## juniper
Design yuv422_to_rgb, start of the top module:
module yuv422_to_rgb (
input             pclk               ,  
input             presetn            ,  
input      [31:0] paddr              ,  
input      [31:0] pwdata             ,  
output reg [31:0] prdata             ,  
input         	  pwrite             ,  
input         	  psel               ,  
input         	  penable            , 
output            pslverr            ,  
output            pready             ,  
output reg        irq                ,  
output reg [95:0] rgb_out               
);
localparam IDLE    = 3'd0;
localparam LOAD    = 3'd1;
localparam CONVERT = 3'd2;
reg  [7:0] yuv_mem [0:7];     
reg  [7:0] y0;                
reg  [7:0] u0;                
reg  [7:0] y1;                
reg  [7:0] v0;                
reg  [7:0] y2;                
reg  [7:0] u1;                
reg  [7:0] y3;                
reg  [7:0] v1;                
wire [7:0] r0;                
wire [7:0] g0;                
wire [7:0] b0;                
wire [7:0] r1;                
wire [7:0] g1;                
wire [7:0] b1;                
wire [7:0] r2;                
wire [7:0] g2;                
wire [7:0] b2;                
wire [7:0] r3;                
wire [7:0] g3;                
wire [7:0] b3;                
reg        cnt_writes;        
  ...
Size: roughly 2800 cells after synthesis, roughly 360 flip-flops, roughly 200 I/O pins.
Settings: LEC_CHECK=0, CAP_MARGIN=20, CORE_MARGIN=2, CORE_UTILIZATION=68, CTS_CLUSTER_SIZE=37, SETUP_SLACK_MARGIN=1.24, SLEW_MARGIN=20; clock period 6.92 ns.
run.sh (not shown) runs the stock make flow with config.mk's settings and CLKGATE_MAP_FILE=.
Complete run, failing final checks: juniper, reason negative setup slack.
### juniper -> onyx
- a change of CORE_UTILIZATION from 68 to 40
- a deleted CTS_CLUSTER_SIZE that had been 37
- a deleted SETUP_SLACK_MARGIN that had been 1.24
- a change of the clock period (ns, I/O delays scaled along) from 6.92 to 8.15
--- outcome ---
Looking at the reports, onyx completed the entire flow and the layout it produced met the timing, design-rule and antenna checks.
Diff juniper -> onyx: detailed-routing iteration count for the pre-antenna-repair pass now sits lower, non-clock buffer count fell by about 46%, initial antenna violation count has increased.
Diff onyx..juniper | clock-pin transition on the worst setup and hold timing paths | negligible
juniper vs onyx, critical path endpoint: conv0.g[4]$_DFFE_PN0P_ vs conv2.g[3]$_DFFE_PN0P_

========
yuv422_to_rgb again, from the RTL that the note above started with.
clock: 6.38 ns
lec_check: 0
abc_area: 0
cap_margin: 20
cell_pad_in_sites_detail_placement: 0
core_margin: 2
core_utilization: 71
hold_slack_margin: -0.09
min_routing_layer: met1
place_density_lb_addon: 0.27
slew_margin: 20
tns_end_percent: 10
The starting point reached the layout checks and failed them: negative setup slack.
Next try:
- ABC_AREA: 0 -> 1
- SETUP_SLACK_MARGIN: default -> 1.77
- TNS_END_PERCENT: 10 -> 5
After rerunning:
- The new run finished with negative setup slack left
- flip-flop count is unchanged
- core utilization went down by 2.0 points
- via count went up by 22%
- cell area went up by 2.6%
- area after synthesis went up by 4.5%
- clock-buffer cell count went up by 2
- global-route usage went up by 3.0 points
- first-iteration DRC count went up by 58%
- hold slack improved by 0.0030 ns
- routed wire length went up by 16%

========
Starting RTL as in the previous note.
==> flow/config.mk <==
export PLATFORM = sky130hd
export DESIGN_NAME = yuv422_to_rgb
export DESIGN_NICKNAME = yuv422_to_rgb
export VERILOG_FILES = /design/flow/design.v
export SDC_FILE = /design/flow/constraint.sdc
export NUM_CORES = 4
export LEC_CHECK = 0
export ABC_AREA = 0
export CAP_MARGIN = 20
export CELL_PAD_IN_SITES_DETAIL_PLACEMENT = 0
export CORE_MARGIN = 2
export CORE_UTILIZATION = 72
export HOLD_SLACK_MARGIN = 0.08
export MIN_ROUTING_LAYER = met1
export PLACE_DENSITY_LB_ADDON = 0.26
export SETUP_SLACK_MARGIN = 2.12
export SLEW_MARGIN = 20
export TNS_END_PERCENT = 10
==> flow/constraint.sdc <==
create_clock -name core_clock -period 15.2 [get_ports {pclk}]
set_input_delay 3.0400 -clock core_clock [delete_from_list [all_inputs] [get_ports {pclk}]]
set_output_delay 3.0400 -clock core_clock [all_outputs]
set_load 0.01 [all_outputs]
The first run passed the timing, design-rule and antenna checks.
Next try:
ABC_AREA = default   (was 0)
CELL_PAD_IN_SITES_DETAIL_PLACEMENT = default   (was 0)
CORE_UTILIZATION = 61   (was 72)
HOLD_SLACK_MARGIN = default   (was 0.08)
MIN_ROUTING_LAYER = default   (was met1)
PLACE_DENSITY_LB_ADDON = default   (was 0.26)
SETUP_SLACK_MARGIN = default   (was 2.12)
TNS_END_PERCENT = default   (was 10)
clock period = 6.13 ns   (was 15.2 ns; I/O delays follow)
Now the flow completed and failed the layout checks on setup timing.
Clock skew barely changes.
Global-route usage came out lower by 4.4 points.
Synthesized cell count stays the same.
Final area came out higher by 15%.
Setup slack loses 8000 ps.
Non-clock buffer count came out higher by 353.
Next try:
CORE_UTILIZATION = 59   (was 61)
clock period = 4.1 ns   (was 6.13 ns; I/O delays follow)
The changed run produced a layout that fails on setup timing.
Final area increases by about 5%.
Utilization went up by 0.74 points.
Hold slack got worse by 150 ps.
Routed wire length rises by 8.9%.
Next try:
CORE_UTILIZATION = 61   (was 59)
CTS_CLUSTER_SIZE = 100   (was default)
PLACE_DENSITY = 0.35   (was default)
clock period = 6.29 ns   (was 4.1 ns; I/O delays follow)
The changed run reached the layout checks and failed them: setup timing.
Fmax went down by 1.7%.
Synthesized area is unchanged.
Synthesized cell count stays the same.
Next try:
ABC_AREA = 1   (was default)
CORE_UTILIZATION = 62   (was 61)
CTS_CLUSTER_DIAMETER = 400   (was default)
CTS_CLUSTER_SIZE = default   (was 100)
PLACE_DENSITY = default   (was 0.35)
clock period = 4.1 ns   (was 6.29 ns; I/O delays follow)
Outcome: The changed run ran to the end with violations: setup timing; setup slack gets worse by 2400 ps; design area went up by roughly a tenth; utilization climbs by 8.6 points; global-route usage increases by 6.6 points; flip-flop count stays the same; die size came out higher by a few percent.

========
Setup of the reference run:
yuv422_to_rgb again, from the RTL that the note above started with.
==> flow/design.v (excerpt) <==
module yuv422_to_rgb (
input             pclk               ,  
input             presetn            ,  
input      [31:0] paddr              ,  
input      [31:0] pwdata             ,  
output reg [31:0] prdata             ,  
input         	  pwrite             ,  
input         	  psel               ,  
input         	  penable            , 
output            pslverr            ,  
output            pready             ,  
output reg        irq                ,  
output reg [95:0] rgb_out               
);
Settings: LEC_CHECK=0, CAP_MARGIN=5, CORE_MARGIN=2, CORE_UTILIZATION=72, CTS_CLUSTER_DIAMETER=90, CTS_CLUSTER_SIZE=22, PLACE_DENSITY=0.66, SETUP_SLACK_MARGIN=-0.45, SLEW_MARGIN=20; clock period 6.57 ns.
The reference run completed end to end; final checks failed (setup timing).
Inputs modified between the reference run and the trial run:
- SETUP_SLACK_MARGIN removed (was -0.45)
- CTS_CLUSTER_SIZE removed (was 22)
- CTS_CLUSTER_DIAMETER removed (was 90)
- CAP_MARGIN changed from 5 to 20
- CORE_UTILIZATION changed from 72 to 57
- PLACE_DENSITY removed (was 0.66)
- the clock period (ns, I/O delays scaled along) changed from 6.57 to 4.53
[summary]
Final checks on the trial run, whose flow otherwise completed, came back failing, citing setup timing.
When the trial run is set beside the reference run, its wire length turns out to be 10 mm larger.
Of the trial run and the reference run, the trial run shows the higher clock distribution area overhead in the final layout, with the reference run below it.
The trial run: utilization 6.1 points below the reference run
The trial run ends up with a count of clock-buffer cells in the layout that is 25 higher than in the reference run.
Against the reference run, the trial run comes in 26 lower on maximum number of pins on one net before global-route repair.
Highest metal layer with signal wires: met4 -> the trial run, met5 -> the reference run

========
yuv422_to_rgb again, from the RTL that the note above started with.
clock: 6.3 ns
lec_check: 0
cap_margin: 35
core_aspect_ratio: 0.94
core_margin: 8
core_utilization: 46
cts_cluster_diameter: 48
gpl_routability_driven: 0
setup_slack_margin: 0.36
slew_margin: 20
The first run finished but fails on setup timing.
Then changed:
Settings changed: CAP_MARGIN 35 to 20, CORE_ASPECT_RATIO 0.94 to unset, CORE_MARGIN 8 to 2, CORE_UTILIZATION 46 to 19, CTS_CLUSTER_DIAMETER 48 to unset, GPL_ROUTABILITY_DRIVEN 0 to unset, SETUP_SLACK_MARGIN 0.36 to unset.
Clock period 6.3 ns to 8.15 ns, I/O delays scaled along.
This time the run went through all stages and came out clean.
Die area goes up by 120%.
Cell count goes up by 21%.
Utilization goes down by 38 points.
Wire length goes down by 0.31%.
Hold slack gets worse by 3.1 ps.
Non-clock buffer count goes down by 324.
Global-route usage goes down by 12 points.
Sequential share of layout area goes up by 2.3 points.
Area after synthesis does not change.
Then changed:
Settings changed: CORE_UTILIZATION 19 to 40.
Clock period 8.15 ns to 9.0 ns, I/O delays scaled along.
- non-clock buffer count decreases by 11
- wire length decreases by 5.8%
- sequential cell count does not change
- register-to-register slack improves by 460 ps
- core utilization increases by 23 points
- cell area decreases by 4.1%

========
== run 1 ==
The RTL this note starts from:
==> flow/design.v <==
module yuv_to_rgb (
input            clk             ,  
input            rst_n           ,  
input            start_conversion,  
input      [7:0] y               , 
input      [7:0] u               ,
input      [7:0] v               ,
output reg [7:0] r               , 
output reg [7:0] g               , 
output reg [7:0] b               ,
output reg       pixel_ready        
);
parameter signed [15:0] C_1_402 = 16'h059C;   
parameter signed [15:0] C_0_344 = 16'h0160;   
parameter signed [15:0] C_0_714 = 16'h02DB;   
parameter signed [15:0] C_1_772 = 16'h0716;   
wire signed [15:0] y_s;
wire signed [15:0] u_s;
wire signed [15:0] v_s;
wire signed [31:0] r_temp;
wire signed [31:0] g_temp;
wire signed [31:0] b_temp;
assign y_s = y;
assign u_s = u - 128;   
assign v_s = v - 128;   
assign r_temp = y_s + ((v_s * C_1_402) >>> 10);
assign g_temp = y_s - ((u_s * C_0_344) >>> 10) - ((v_s * C_0_714) >>> 10);
assign b_temp = y_s + ((u_s * C_1_772) >>> 10);
always @(posedge clk or negedge rst_n)	
	if (~rst_n)	            r <= 8'h00; else
	if (start_conversion) begin	
		if (r_temp < 0)	    r <= 8'h00; else
		if (r_temp > 255) 	r <= 8'hFF; else
											    r <= r_temp[7:0];
	end
always @(posedge clk or negedge rst_n)	
	if (~rst_n)	            g <= 8'h00; else
	if (start_conversion) begin	
		if (g_temp < 0)	    g <= 8'h00; else
		if (g_temp > 255) 	g <= 8'hFF; else
											    g <= g_temp[7:0];
	end
always @(posedge clk or negedge rst_n)	
	if (~rst_n)	            b <= 8'h00; else
	if (start_conversion) begin	
		if (b_temp < 0)	    b <= 8'h00; else
		if (b_temp > 255) 	b <= 8'hFF; else
											    b <= b_temp[7:0];
	end
always @(posedge clk or negedge rst_n)
	if (~rst_n)     	        pixel_ready <= 1'b0; else
	if (pixel_ready)          pixel_ready <= 1'b0; else
	if (start_conversion)	    pixel_ready <= 1'b1;
endmodule
module yuv422_to_rgb (
input             pclk               ,  
input             presetn            ,  
input      [31:0] paddr              ,  
input      [31:0] pwdata             ,  
output reg [31:0] prdata             ,  
input         	  pwrite             ,  
input         	  psel               ,  
input         	  penable            , 
output            pslverr            ,  
output            pready             ,  
output reg        irq                ,  
output reg [95:0] rgb_out               
);
localparam IDLE    = 3'd0;
localparam LOAD    = 3'd1;
localparam CONVERT = 3'd2;
reg  [7:0] yuv_mem [0:7];     
reg  [7:0] y0;                
reg  [7:0] u0;                
reg  [7:0] y1;                
reg  [7:0] v0;                
reg  [7:0] y2;                
reg  [7:0] u1;                
reg  [7:0] y3;                
reg  [7:0] v1;                
wire [7:0] r0;                
wire [7:0] g0;                
wire [7:0] b0;                
wire [7:0] r1;                
wire [7:0] g1;                
wire [7:0] b1;                
wire [7:0] r2;                
wire [7:0] g2;                
wire [7:0] b2;                
wire [7:0] r3;                
wire [7:0] g3;                
wire [7:0] b3;                
reg        cnt_writes;        
reg  [2:0] state;             
reg        start_conversion;  
wire [3:0] result_ready;      
yuv_to_rgb conv0 (.clk(pclk), .rst_n(presetn), .start_conversion(start_conversion), .y(y0), .u(u0), .v(v0), .r(r0), .g(g0), .b(b0), .pixel_ready(result_ready[0]));
yuv_to_rgb conv1 (.clk(pclk), .rst_n(presetn), .start_conversion(start_conversion), .y(y1), .u(u0), .v(v0), .r(r1), .g(g1), .b(b1), .pixel_ready(result_ready[1]));
yuv_to_rgb conv2 (.clk(pclk), .rst_n(presetn), .start_conversion(start_conversion), .y(y2), .u(u1), .v(v1), .r(r2), .g(g2), .b(b2), .pixel_ready(result_ready[2]));
yuv_to_rgb conv3 (.clk(pclk), .rst_n(presetn), .start_conversion(start_conversion), .y(y3), .u(u1), .v(v1), .r(r3), .g(g3), .b(b3), .pixel_ready(result_ready[3]));
assign pready  = 1'b1;
assign pslverr = 1'b0;
always @(posedge pclk or negedge presetn)
	if (~presetn)	prdata <= 32'd0; else
	if (psel & ~penable & ~pwrite)	
		case(paddr[7:0])
			8'h20: prdata <= (state == IDLE) ? {32'hFFFFFFFF} : {32'd0};
			8'h30: prdata <= {rgb_out[95:72], 8'd0};   
			8'h34: prdata <= {rgb_out[71:48], 8'd0};   
			8'h38: prdata <= {rgb_out[47:24], 8'd0};   
			8'h3c: prdata <= {rgb_out[23:0], 8'd0};   
		endcase           
always @(posedge pclk or negedge presetn)
	if (~presetn)	                        cnt_writes <= 'd0; else
	if (psel & penable & pready & pwrite)	cnt_writes <= cnt_writes + 'd1;
always @(posedge pclk or negedge presetn)
	if (~presetn)	                                     start_conversion <= 1'b0; else
	if (start_conversion)                              start_conversion <= 1'b0; else
	if (psel & penable & pready & pwrite & cnt_writes) start_conversion <= 1'b1;
always @(posedge pclk or negedge presetn)
	if (~presetn)      	irq <= 1'b0; else
	if (irq)					  irq <= 1'b0; else
	if (&result_ready)	irq <= 1'b1;
always @(posedge pclk or negedge presetn)
	if (~presetn)	                                                  state <= IDLE; else
	case(state)
		IDLE    : if (psel & ~penable & pwrite)                       state <= LOAD;     
		LOAD    : if (psel & penable & pready & pwrite & cnt_writes)  state <= CONVERT;  
		CONVERT : if (&result_ready)                                  state <= IDLE;     
	endcase
always @(posedge pclk or negedge presetn)
	if (~presetn) begin	yuv_mem[0] <= 8'd0;
	                    yuv_mem[1] <= 8'd0;
	                    yuv_mem[2] <= 8'd0;
	                    yuv_mem[3] <= 8'd0;
	                    yuv_mem[4] <= 8'd0;
	                    yuv_mem[5] <= 8'd0;
	                    yuv_mem[6] <= 8'd0;
	                    yuv_mem[7] <= 8'd0; end else
	if (psel & pwrite & ~penable) 
		case (paddr[7:0])                               
      8'h10: begin yuv_mem[0] <= pwdata[7:0];           
									 yuv_mem[1] <= pwdata[15:8];          
									 yuv_mem[2] <= pwdata[23:16];         
									 yuv_mem[3] <= pwdata[31:24]; end     
      8'h14: begin yuv_mem[4] <= pwdata[7:0];           
                   yuv_mem[5] <= pwdata[15:8];          
                   yuv_mem[6] <= pwdata[23:16];         
                   yuv_mem[7] <= pwdata[31:24]; end     
    endcase
always @(posedge pclk or negedge presetn)
	if (~presetn)	            rgb_out <= 96'd0; else
	if (&result_ready)	      rgb_out <= {r0, g0, b0, r1, g1, b1, r2, g2, b2, r3, g3, b3};  
always @(posedge pclk or negedge presetn)
	if (~presetn)	                    y0 <= 'd0; else
	if ((state == LOAD) & cnt_writes) y0 <= yuv_mem[0];
always @(posedge pclk or negedge presetn)
	if (~presetn)	                    u0 <= 'd0; else
	if ((state == LOAD) & cnt_writes) u0 <= yuv_mem[1];
always @(posedge pclk or negedge presetn)
	if (~presetn)	                    y1 <= 'd0; else
	if ((state == LOAD) & cnt_writes) y1 <= yuv_mem[2];
always @(posedge pclk or negedge presetn)
	if (~presetn)	                    v0 <= 'd0; else
	if ((state == LOAD) & cnt_writes) v0 <= yuv_mem[3];
always @(posedge pclk or negedge presetn)
	if (~presetn)	                    y2 <= 'd0; else
	if ((state == LOAD) & cnt_writes) y2 <= yuv_mem[4];
always @(posedge pclk or negedge presetn)
	if (~presetn)	                    u1 <= 'd0; else
	if ((state == LOAD) & cnt_writes) u1 <= yuv_mem[5];
always @(posedge pclk or negedge presetn)
	if (~presetn)	                    y3 <= 'd0; else
	if ((state == LOAD) & cnt_writes) y3 <= yuv_mem[6];
always @(posedge pclk or negedge presetn)
	if (~presetn)	                    v1 <= 'd0; else
	if ((state == LOAD) & cnt_writes) v1 <= yuv_mem[7];
endmodule
make LEC_CHECK=0 CAP_MARGIN=0 CORE_MARGIN=7 CORE_UTILIZATION=40 CTS_CLUSTER_SIZE=17 GPL_ROUTABILITY_DRIVEN=0 GPL_TIMING_DRIVEN=0 SETUP_SLACK_MARGIN=-0.88 SLEW_MARGIN=0 finish   # period 13.8 ns
Run 1 was carried through to the last stage, and its layout satisfied the timing, design-rule and antenna checks.
Changes in run 2 relative to run 1:
==> flow/config.mk <==
export PLATFORM = sky130hd
export DESIGN_NAME = yuv422_to_rgb
export DESIGN_NICKNAME = yuv422_to_rgb
export VERILOG_FILES = /design/flow/design.v
export SDC_FILE = /design/flow/constraint.sdc
export NUM_CORES = 4
export LEC_CHECK = 0
export CAP_MARGIN = 20
export CORE_MARGIN = 2
export CORE_UTILIZATION = 60
export SLEW_MARGIN = 20
==> flow/constraint.sdc <==
create_clock -name core_clock -period 6.13 [get_ports {pclk}]
set_input_delay 1.2260 -clock core_clock [delete_from_list [all_inputs] [get_ports {pclk}]]
set_output_delay 1.2260 -clock core_clock [all_outputs]
set_load 0.01 [all_outputs]
## What came out
Layout checks on run 2: not met. Flow itself completed; violations: setup timing. The final layout from run 1, which completed every stage, passed the timing, design-rule and antenna checks at the end of the flow. Re number of routed nets with antenna violations: no difference whatsoever between run 1 and run 2. Re total negative slack: run 2 is 24860 ps down on run 1. The lower routed wire length on met2 of run 1 and run 2 is in run 1. Post-cts hold buffer count: run 2 vs run 1 identical. Comparing area growth from synthesis to layout for run 1 and run 2, the bigger number came from run 2. Final core area utilization in run 2 is 32 points above run 1.
The inputs of run 3 differ from those of run 2 as listed below.
-- flow/config.mk --
<<< run 2, line 7
export LEC_CHECK = 0
export CAP_MARGIN = 20
export CORE_MARGIN = 2
export CORE_UTILIZATION = 60
export SLEW_MARGIN = 20
>>> run 3, line 7
export LEC_CHECK = 0
export CAP_MARGIN = 5
export CORE_MARGIN = 2
export CORE_UTILIZATION = 72
export CTS_CLUSTER_DIAMETER = 90
export PLACE_DENSITY = 0.66
export SLEW_MARGIN = 20
==> flow/constraint.sdc <==
create_clock -name core_clock -period 6.57 [get_ports {pclk}]
set_input_delay 1.3140 -clock core_clock [delete_from_list [all_inputs] [get_ports {pclk}]]
set_output_delay 1.3140 -clock core_clock [all_outputs]
set_load 0.01 [all_outputs]
[summary]
In run 2 the implementation completed, yet the final layout does not meet the checks, the culprit being setup timing. [run 3] flow finished | final checks: failed | reasons: setup timing. | sequential share of layout area | higher: run 3 |. Delta(number of clock-tree buffers in the layout, run 3 - run 2) < 0. Taking run 2 as 1.0, run 3 lands at 1.18 on average wire length per cell after detail routing. Compared run 2 against run 3; hold slack within noise.
Here is what was changed in the inputs of run 4 compared with run 3.
-- flow/config.mk --
<<< run 3, line 7
export LEC_CHECK = 0
export CAP_MARGIN = 5
export CORE_MARGIN = 2
export CORE_UTILIZATION = 72
export CTS_CLUSTER_DIAMETER = 90
export PLACE_DENSITY = 0.66
export SLEW_MARGIN = 20
>>> run 4, line 7
export LEC_CHECK = 0
export ABC_AREA = 1
export CAP_MARGIN = 20
export CORE_MARGIN = 2
export CORE_UTILIZATION = 72
export CTS_CLUSTER_DIAMETER = 385
export CTS_CLUSTER_SIZE = 98
export PLACE_DENSITY = 0.39
export SLEW_MARGIN = 20
==> flow/constraint.sdc <==
create_clock -name core_clock -period 4.63 [get_ports {pclk}]
set_input_delay 0.9260 -clock core_clock [delete_from_list [all_inputs] [get_ports {pclk}]]
set_output_delay 0.9260 -clock core_clock [all_outputs]
set_load 0.01 [all_outputs]
==> results <==
- Run 4 -> run 3: number of buffers on the longest clock path delta 0, exact match
- Run 4 ends up with a CTS H-tree depth that is 1 lower than in run 3.
- In the tables for run 3 and run 4, synthesized-area fraction occupied by xor and xnor cells reads higher with run 4.
- FAIL for each of run 3 and run 4
- Run 4 failed in global routing with GRT-0232.
- Run 4 vs run 3 — chip area estimate from yosys synthesis rose 1300 um^2.
- Run 4 ended with more synthesized cell count than run 3.
#### Input delta (run 5 over run 4)
==> flow/config.mk <==
export PLATFORM = sky130hd
export DESIGN_NAME = yuv422_to_rgb
export DESIGN_NICKNAME = yuv422_to_rgb
export VERILOG_FILES = /design/flow/design.v
export SDC_FILE = /design/flow/constraint.sdc
export NUM_CORES = 4
export LEC_CHECK = 0
export CAP_MARGIN = 20
export CORE_MARGIN = 2
export CORE_UTILIZATION = 68
export CTS_CLUSTER_SIZE = 35
export SLEW_MARGIN = 20
==> flow/constraint.sdc <==
create_clock -name core_clock -period 6.66 [get_ports {pclk}]
set_input_delay 1.3320 -clock core_clock [delete_from_list [all_inputs] [get_ports {pclk}]]
set_output_delay 1.3320 -clock core_clock [all_outputs]
set_load 0.01 [all_outputs]
Results
Run 5: all stages done; final checks FAILED (setup timing). Compared to run 4, run 5 was floorplanned on a bigger die. Run 5 vs run 4 on floorplan net count: run 5 is the lower one. Compared with run 4, in run 5 area share of xor/xnor cells in the synthesized design went down 0.32 points; number of instances in the placed design went down 26%; routability congestion estimate from global placement went down about 5.6%. Relative to run 4, run 5 improves estimated wirelength of the detail-placed design. The lower total CTS buffers came out of run 4. Min yosys-reported design area after synthesis across run 5 and run 4: run 5. Number of distinct library cell variants in the gate-level netlist after synthesis sits higher in run 5 than in run 4. Going from run 4 to run 5, fraction of the yosys area taken by sequential cells saw an increase, height of the die saw an increase.
Inputs modified between run 5 and run 6:
-- flow/config.mk --
<<< run 5, line 8
export CAP_MARGIN = 20
export CORE_MARGIN = 2
export CORE_UTILIZATION = 68
export CTS_CLUSTER_SIZE = 35
export SLEW_MARGIN = 20
>>> run 6, line 8
export CAP_MARGIN = 20
export CELL_PAD_IN_SITES_GLOBAL_PLACEMENT = 3
export CORE_MARGIN = 2
export CORE_UTILIZATION = 40
export GPL_TIMING_DRIVEN = 0
export SLEW_MARGIN = 20
==> flow/constraint.sdc <==
create_clock -name core_clock -period 9.0 [get_ports {pclk}]
set_input_delay 1.8000 -clock core_clock [delete_from_list [all_inputs] [get_ports {pclk}]]
set_output_delay 1.8000 -clock core_clock [all_outputs]
set_load 0.01 [all_outputs]
Looking at the reports, run 6 completed the entire flow and the layout it produced met the timing, design-rule and antenna checks. Comparing run 5 against run 6, there is no change at all in floorplan net count. Share of the yosys chip area belonging to registers: run 5 vs run 6 — no meaningful difference. Looking at number of setup violations in the final report across run 5 and run 6, the one that comes out higher is run 5. Delta (run 6 minus run 5): proportion of cell area occupied by registers higher, wire length per cell after detailed routing roughly the same. Run 6 ended up with v1[7]$_DFFE_PN0P_ as its startpoint of the most critical setup path; run 5 ended up with v0[1]$_DFFE_PN0P_.
